## the reference run
// cordic
module cordic (
    input clk,
    input rst_n,
    input start,
    input [15:0] angle,
    output reg [15:0] cos,
    output reg [15:0] sin
);
Size: ~51 I/O pins.
Settings: LEC_CHECK=0, ABC_AREA=1, CAP_MARGIN=20, CORE_ASPECT_RATIO=0.5, CORE_MARGIN=2, CORE_UTILIZATION=72, CTS_CLUSTER_DIAMETER=246, CTS_CLUSTER_SIZE=100, PLACE_DENSITY=0.37, SETUP_SLACK_MARGIN=0.7, SLEW_MARGIN=20, TNS_END_PERCENT=10; clock period 9.4 ns.
run.sh (not shown) runs the stock make flow with config.mk's settings and CLKGATE_MAP_FILE=.
No crash in the reference run: every stage finished, but the layout fails its final checks due to negative setup slack.
The inputs of the trial run differ from those of the reference run as listed below.
- PLACE_DENSITY no longer set, was 0.37
- TNS_END_PERCENT no longer set, was 10
- CTS_CLUSTER_SIZE no longer set, was 100
- CORE_ASPECT_RATIO no longer set, was 0.5
- CORE_UTILIZATION now 53, was 72
- CTS_CLUSTER_DIAMETER no longer set, was 246
- SETUP_SLACK_MARGIN no longer set, was 0.7
- ABC_AREA no longer set, was 1
- the clock period (ns, I/O delays scaled along) now 12.9, was 9.4
Notes after the runs:
The trial run ran in full, but the layout does not pass; the checks complain about negative setup slack. First-iteration DRC count in the trial run is about 55% lower than in the reference run. Note that the count of inverters other than clock inverters in the layout recorded for the trial run amounts to 0.63 times the value seen in the reference run. Total standard cell area after synthesis is higher on the trial run. On normalized max-slew margin: the trial run sits above the reference run. Diff the reference run -> the trial run: core utilization decreased by 25 points relative to the old numbers; number of max-cap violations closely matched the old numbers; worst setup margin increased by 3.76 ns relative to the old numbers; total power decreased by about 33% relative to the old numbers. The trial run ends up with lower non-clock buffer count than the reference run does. Global-route usage was higher in the reference run than in the trial run. When the final numbers for the reference run and the trial run were put side by side, the met1 track demand over resource turned out to be smaller in the trial run.

========
The RTL this note starts from:
==> flow/design.v <==
module fa(
    input a,
    input b,
    input cin,
    output s,
    output cout
);
    assign s = a ^ b  ^ cin;
    assign cout = (a & b) ^ (cin & (a ^ b));
endmodule
module ha(
    input a,
    input b,
    output s,
    output cout
);
    assign s = a ^ b;
    assign cout = a & b;
endmodule
module basic_unit_ha_and(
    input in_x,
    input in_a,
    input in_b,
    output s,
    output cout
);
    wire in_y;
    assign in_y = in_a & in_b;
    assign s = in_x ^ in_y;
    assign cout = in_x & in_y;
endmodule
module basic_unit_fa_and(
    input in_x,
    input in_a,
    input in_b,
    input cin,
    output s,
    output cout
);
    wire in_y;
    assign in_y = in_a & in_b;
    assign s = in_x ^ in_y ^ cin;
    assign cout = (in_x & in_y) ^ (cin & (in_x ^ in_y));
endmodule
module adder_16bit(
    input   [15:0] a,
    input   [15:0] b,
    output  [15:0] out
);
    wire [15:0] s;
    wire [15:0] cout;
    ha i_ha_0 (.a(a[0]), .b(b[0]), .s(s[0]), .cout(cout[0]));
    generate 
        genvar i_adder;
        for(i_adder=1; i_adder<16; i_adder=i_adder+1) begin: adder_for_bits
            fa i_fa (.a(a[i_adder]), .b(b[i_adder]), .cin(cout[i_adder-1]), .s(s[i_adder]), .cout(cout[i_adder]));
        end
    endgenerate
    assign out[15:0] = s[15:0];
endmodule
module lut(
    input [3:0] index,
    output reg [15:0] ei_radian,
    output reg [15:0] tanei
);
    always@(*)
    begin
        case(index)
        4'b0000: begin
            ei_radian = 16'b0000000000000000;
            tanei = 16'h0000;
        end
        4'b0001: begin
            ei_radian = 16'b0110010010000111;
            tanei = 16'h8000;
        end
        4'b0010: begin
            ei_radian = 16'b0011101101011000;
            tanei = 16'h4000;
        end
        4'b0011: begin
            ei_radian = 16'b0001111101011011;
            tanei = 16'h2000;
        end
        4'b0100: begin
            ei_radian = 16'b0000111111101010;
            tanei = 16'h1000;
        end
        4'b0101: begin
            ei_radian = 16'b0000011111111101;
            tanei = 16'h0800;
        end
        4'b0110: begin
            ei_radian = 16'b0000001111111111;
            tanei = 16'h0400;
        end
        4'b0111: begin
            ei_radian = 16'b0000000111111111;
            tanei = 16'h0200;
        end
        4'b1000: begin
            ei_radian = 16'b0000000011111111;
            tanei = 16'h0100;
        end
        4'b1001: begin
            ei_radian = 16'b0000000001111111;
            tanei = 16'h0080;
        end
        4'b1010: begin
            ei_radian = 16'b0000000000111111;
            tanei = 16'h0040;
        end
        4'b1011: begin
            ei_radian = 16'b0000000000011111;
            tanei = 16'h0020;
        end
        4'b1100: begin
            ei_radian = 16'b0000000000001111;
            tanei = 16'h0010;
        end
        4'b1101: begin
            ei_radian = 16'b0000000000000111;
            tanei = 16'h0008;
        end
        4'b1110: begin
            ei_radian = 16'b0000000000000011;
            tanei = 16'h0004;
        end
        4'b1110: begin
            ei_radian = 16'b0000000000000001;
            tanei = 16'h0002;
        end
        default: begin
            ei_radian = 16'b0000000000000000;
            tanei = 16'h0000;
        end
        endcase
    end
endmodule
module add_or_sub_unit(
    input neg,
    input [15:0] ei_radian,
    input [15:0] inner_angle,
    output [15:0] new_inner_angle
);
    wire [15:0] signed_ei_radian;
    assign signed_ei_radian = neg ? {{~{ei_radian}+1}} : ei_radian;
    adder_16bit i_adder_16b_0 (.a(signed_ei_radian), .b(inner_angle), .out(new_inner_angle));
endmodule
module unsigned_unit_first_line(
    input [15:0] in_a,
    input  in_b,
    output [15:0] s
);
    generate
        genvar i_and;
        for(i_and=0;i_and<16;i_and=i_and+1) begin: unsigned_unit_second_line_generate
            assign s[i_and] = in_a[i_and] & in_b;
        end
    endgenerate
endmodule
module unsigned_unit_second_line(
    input [15:0] in_x,
    input [15:0] in_a,
    input  in_b,
    output [15:0] s,
    output [15:0] cout
);
    generate
        genvar i_buh;
        for(i_buh=0;i_buh<16;i_buh=i_buh+1) begin: unsigned_unit_second_line_generate
            basic_unit_ha_and   i_buha  (.in_x(in_x[i_buh]), .in_a(in_a[i_buh]), .in_b(in_b), .s(s[i_buh]), .cout(cout[i_buh]));
        end
    endgenerate
endmodule
module unsigned_unit_line(
    input [15:0] in_x,
    input [15:0] in_a,
    input  in_b,
    input [15:0] cin,
    output [15:0] s,
    output [15:0] cout
);
    generate
        genvar i_buf;
        for(i_buf=0;i_buf<16;i_buf=i_buf+1) begin: unsigned_unit_second_line_generate
            basic_unit_fa_and   i_bufa  (.in_x(in_x[i_buf]), .in_a(in_a[i_buf]), .in_b(in_b), .cin(cin[i_buf]), .s(s[i_buf]), .cout(cout[i_buf]));
        end
    endgenerate
endmodule
module multiply_and_add_unit(
    input [15:0] in,
    input [15:0] a,
    input [15:0] b,
    input neg,
    output [15:0] out
);
    wire [15:0] s_line [15:0];
    wire [15:0] cout_line [15:1];
    unsigned_unit_first_line    i_bul_0 (.in_a(a), .in_b(b[0]), .s(s_line[0]));
    unsigned_unit_second_line   i_bul_1 (.in_x({1'b0, s_line[0][15:1]}), .in_a(a), .in_b(b[1]), .s(s_line[1]), .cout(cout_line[1]));
    unsigned_unit_line          i_bul_2 (.in_x({1'b0, s_line[1][15:1]}), .in_a(a), .in_b(b[2]), .cin(cout_line[1]), .s(s_line[2]), .cout(cout_line[2]));
    generate
        genvar i_bul_mac;
        for(i_bul_mac=2;i_bul_mac<16;i_bul_mac=i_bul_mac+1) begin: unsigned_unit_line_generate
            unsigned_unit_line  i_bul_mac_unit (.in_x({1'b0, s_line[i_bul_mac-1][15:1]}), .in_a(a), .in_b(b[i_bul_mac]), .cin(cout_line[i_bul_mac-1]), .s(s_line[i_bul_mac]), .cout(cout_line[i_bul_mac]));
        end
    endgenerate
    wire [31:0] product_32b;
    generate
        genvar i_s;
        for(i_s=0;i_s<16;i_s=i_s+1) begin: unsigned_output_low_generate
            assign product_32b[i_s] = s_line[i_s][0];
        end
    endgenerate
    adder_16bit i_adder_16b_0 (.a({s_line[15][15:0]}), .b(cout_line[15]), .out(product_32b[31:16]));
    wire [15:0] pos_or_neg;
    assign pos_or_neg = neg ? {{~{product_32b[31:16]}+1}} : {product_32b[31:16]};
    adder_16bit i_adder_16b_1 (.a(in), .b(pos_or_neg), .out(out));
endmodule
module cordic (
    input clk,
    input rst_n,
    input start,
    input [15:0] angle,
    output reg [15:0] cos,
    output reg [15:0] sin
);
    reg [15:0] sampled_angle;
    reg [15:0] inner_angle;
    reg working;
    reg [3:0] state;
    wire [15:0] ei_radian;
    wire [15:0] tanei;
    wire [15:0] new_inner_angle;
    wire [15:0] new_sin;
    wire [15:0] new_cos;
    wire neg;
    always@(posedge clk or negedge rst_n) begin
        if (!rst_n == 1'b1) begin
            sampled_angle <= 16'b0;
        end
        else begin
            if (start == 1'b1) begin
                sampled_angle <= angle;
            end
            else begin
                sampled_angle <= sampled_angle;
            end
        end
    end
    always@(posedge clk or negedge rst_n) begin
        if (!rst_n == 1'b1) begin
            inner_angle <= 16'b0;
        end
        else begin
            if (start == 1'b1) begin
                inner_angle <= 16'b0;
            end
            else begin
                inner_angle <= new_inner_angle;
            end
        end
    end
    always@(posedge clk or negedge rst_n) begin
        if (!rst_n == 1'b1) begin
            working <= 1'b0;
        end
        else begin
            if (start == 1'b1) begin
                working <= 1'b1;
            end
            else begin
                if (state == 4'b1111) begin
                    working <= 1'b0;
                end
                else begin
                    working <= working;
                end
            end
        end
    end
    always@(posedge clk or negedge rst_n) begin
        if (!rst_n == 1'b1) begin
            state <= 4'b0;
        end
        else begin
            if (start == 1'b1) begin
                state <= 4'b0;
            end
            else begin
                if (working == 1'b0) begin
                    state <= 4'b0;
                end
                else begin
                    state <= state + 1;
                end
            end
        end
    end
    always@(posedge clk or negedge rst_n) begin
        if (!rst_n == 1'b1) begin
            sin <= 16'b0;
        end
        else begin
            if (start == 1'b1) begin
                sin <= 16'b0;
            end
            else begin
                if (working == 1'b0) begin
                    sin <= sin;
                end
                else begin
                    sin <= new_sin;
                end
            end
        end
    end
    always@(posedge clk or negedge rst_n) begin
        if (!rst_n == 1'b1) begin
            cos <= 16'b0;
        end
        else begin
            if (start == 1'b1) begin
                cos <= 16'b0100110110111010;
            end
            else begin
                if (working == 1'b0) begin
                    cos <= cos;
                end
                else begin
                    cos <= new_cos;
                end
            end
        end
    end
    lut i_lut_0 (.index(state), .ei_radian(ei_radian),  .tanei(tanei));
    assign neg = (inner_angle <= sampled_angle) ? 0 : 1;
    add_or_sub_unit i_aoru (.neg(neg), .ei_radian(ei_radian), .inner_angle(inner_angle), .new_inner_angle(new_inner_angle));
    multiply_and_add_unit i_mac_cos (.in(cos), .a(tanei), .b(sin), .neg(~neg), .out(new_cos));
    multiply_and_add_unit i_mac_sin (.in(sin), .a(tanei), .b(cos), .neg(neg), .out(new_sin));
endmodule
clock: 16.0 ns
lec_check: 0
abc_area: 1
cap_margin: 20
core_aspect_ratio: 0.5
core_margin: 2
core_utilization: 40
cts_cluster_diameter: 25
cts_cluster_size: 99
slew_margin: 20
tns_end_percent: 100
The baseline went through all stages and came out clean.
Then changed:
==> flow/config.mk (replaced) <==
export PLATFORM = sky130hd
export DESIGN_NAME = cordic
export DESIGN_NICKNAME = cordic
export VERILOG_FILES = /design/flow/design.v
export SDC_FILE = /design/flow/constraint.sdc
export NUM_CORES = 4
export LEC_CHECK = 0
export CAP_MARGIN = 35
export CORE_ASPECT_RATIO = 1.45
export CORE_MARGIN = 2
export CORE_UTILIZATION = 40
export GPL_ROUTABILITY_DRIVEN = 0
export GPL_TIMING_DRIVEN = 0
export HOLD_SLACK_MARGIN = 0.11
export MAX_ROUTING_LAYER = met4
export MIN_ROUTING_LAYER = met2
export SETUP_SLACK_MARGIN = 2.44
export SLEW_MARGIN = 20
Result:
- The new run passed the timing, DRC and antenna checks
- area after synthesis went up by about 6%
- clock-buffer cell count does not change
- wire length went up by 38%
- worst setup slack gains 0.29 ns
- cell area went up by 16%
Then changed:
==> flow/config.mk (replaced) <==
export PLATFORM = sky130hd
export DESIGN_NAME = cordic
export DESIGN_NICKNAME = cordic
export VERILOG_FILES = /design/flow/design.v
export SDC_FILE = /design/flow/constraint.sdc
export NUM_CORES = 4
export LEC_CHECK = 0
export CAP_MARGIN = 20
export CORE_MARGIN = 2
export CORE_UTILIZATION = 40
export SLEW_MARGIN = 20
==> flow/constraint.sdc (replaced) <==
create_clock -name core_clock -period 15.5 [get_ports {clk}]
set_input_delay 3.1000 -clock core_clock [delete_from_list [all_inputs] [get_ports {clk}]]
set_output_delay 3.1000 -clock core_clock [all_outputs]
set_load 0.01 [all_outputs]
Outcome:
- The new run passed the timing, DRC and antenna checks
- global-route usage shrinks by 22 points
- via count goes down by 33%
- die size stays flat
Then changed:
--- a/flow/config.mk
+++ b/flow/config.mk
@@ -9,3 +9,4 @@
 export CORE_MARGIN = 2
 export CORE_UTILIZATION = 40
+export SETUP_SLACK_MARGIN = 1.46
 export SLEW_MARGIN = 20
The changed run completed with no timing, DRC or antenna violations.
Routed wire length rises by 4.8%.
Sequential power rises by about 1%.
Setup slack is better by 0.49 ns.
Hold slack hardly moves.
Core utilization rises by 1.4 points.

========
Starts from the design.v that is shown in full above.
Settings: LEC_CHECK=0, ABC_AREA=1, CAP_MARGIN=15, CELL_PAD_IN_SITES_DETAIL_PLACEMENT=0, CORE_ASPECT_RATIO=0.66, CORE_MARGIN=2, CORE_UTILIZATION=72, CTS_CLUSTER_DIAMETER=197, CTS_CLUSTER_SIZE=72, GPL_ROUTABILITY_DRIVEN=1, MAX_ROUTING_LAYER=met4, MIN_ROUTING_LAYER=met1, PLACE_DENSITY_LB_ADDON=0.01, SETUP_SLACK_MARGIN=1.16, SLEW_MARGIN=25; clock period 11.3 ns.
The starting point produced a layout that fails on setup timing.
Edit:
--- a/flow/config.mk
+++ b/flow/config.mk
@@ -8,5 +8,5 @@
 export ABC_AREA = 1
-export CAP_MARGIN = 15
+export CAP_MARGIN = 40
 export CELL_PAD_IN_SITES_DETAIL_PLACEMENT = 0
-export CORE_ASPECT_RATIO = 0.66
+export CORE_ASPECT_RATIO = 0.94
 export CORE_MARGIN = 2
@@ -15,3 +15,3 @@
 export CTS_CLUSTER_SIZE = 72
-export GPL_ROUTABILITY_DRIVEN = 1
+export GPL_ROUTABILITY_DRIVEN = 0
 export MAX_ROUTING_LAYER = met4
@@ -19,3 +19,3 @@
 export PLACE_DENSITY_LB_ADDON = 0.01
-export SETUP_SLACK_MARGIN = 1.16
+export SETUP_SLACK_MARGIN = -0.93
 export SLEW_MARGIN = 25
==> flow/constraint.sdc (replaced) <==
create_clock -name core_clock -period 12.3 [get_ports {clk}]
set_input_delay 2.4600 -clock core_clock [delete_from_list [all_inputs] [get_ports {clk}]]
set_output_delay 2.4600 -clock core_clock [all_outputs]
set_load 0.01 [all_outputs]
The new run reached the layout checks and failed them: setup timing.
Non-clock buffer count fell by 34.
Clock power came out higher by about 2%.
Combinational power shrinks by 15%.
Global-route usage falls by 2.4 points.
Edit:
==> flow/config.mk (replaced) <==
export PLATFORM = sky130hd
export DESIGN_NAME = cordic
export DESIGN_NICKNAME = cordic
export VERILOG_FILES = /design/flow/design.v
export SDC_FILE = /design/flow/constraint.sdc
export NUM_CORES = 4
export LEC_CHECK = 0
export ABC_AREA = 1
export CAP_MARGIN = 20
export CORE_MARGIN = 2
export CORE_UTILIZATION = 69
export SLEW_MARGIN = 20
==> flow/constraint.sdc (replaced) <==
create_clock -name core_clock -period 20.4 [get_ports {clk}]
set_input_delay 4.0800 -clock core_clock [delete_from_list [all_inputs] [get_ports {clk}]]
set_output_delay 4.0800 -clock core_clock [all_outputs]
set_load 0.01 [all_outputs]
What happened:
- The changed run passed the timing, DRC and antenna checks
- global-route usage decreases by 7.5 points
- cell area is lower by 10%
- power came out lower by 48%
- maximum frequency went down by 12%
- setup slack improved by 6.2 ns
- hold slack is worse by 0.012 ns
- synthesized cell count does not change
Edit:
--- a/flow/config.mk
+++ b/flow/config.mk
@@ -10,3 +10,4 @@
 export CORE_MARGIN = 2
-export CORE_UTILIZATION = 69
+export CORE_UTILIZATION = 62
+export CTS_CLUSTER_SIZE = 97
 export SLEW_MARGIN = 20
==> flow/constraint.sdc (replaced) <==
create_clock -name core_clock -period 9.23 [get_ports {clk}]
set_input_delay 1.8460 -clock core_clock [delete_from_list [all_inputs] [get_ports {clk}]]
set_output_delay 1.8460 -clock core_clock [all_outputs]
set_load 0.01 [all_outputs]
Outcome: The new run finished but failed the layout checks on setup timing; wire length goes up by about 12%; via count increases by about 6%; fmax increases by about 13%; die area rose by 11%; synthesized cell count does not change; clock-buffer cell count stays the same; final cell count rose by about 10%; worst setup slack gets worse by 9.3 ns; hold slack improves by 0.0046 ns; final area rose by about 14%; sequential power went up by 90%.
Power is estimated from default activity; no workload was simulated.
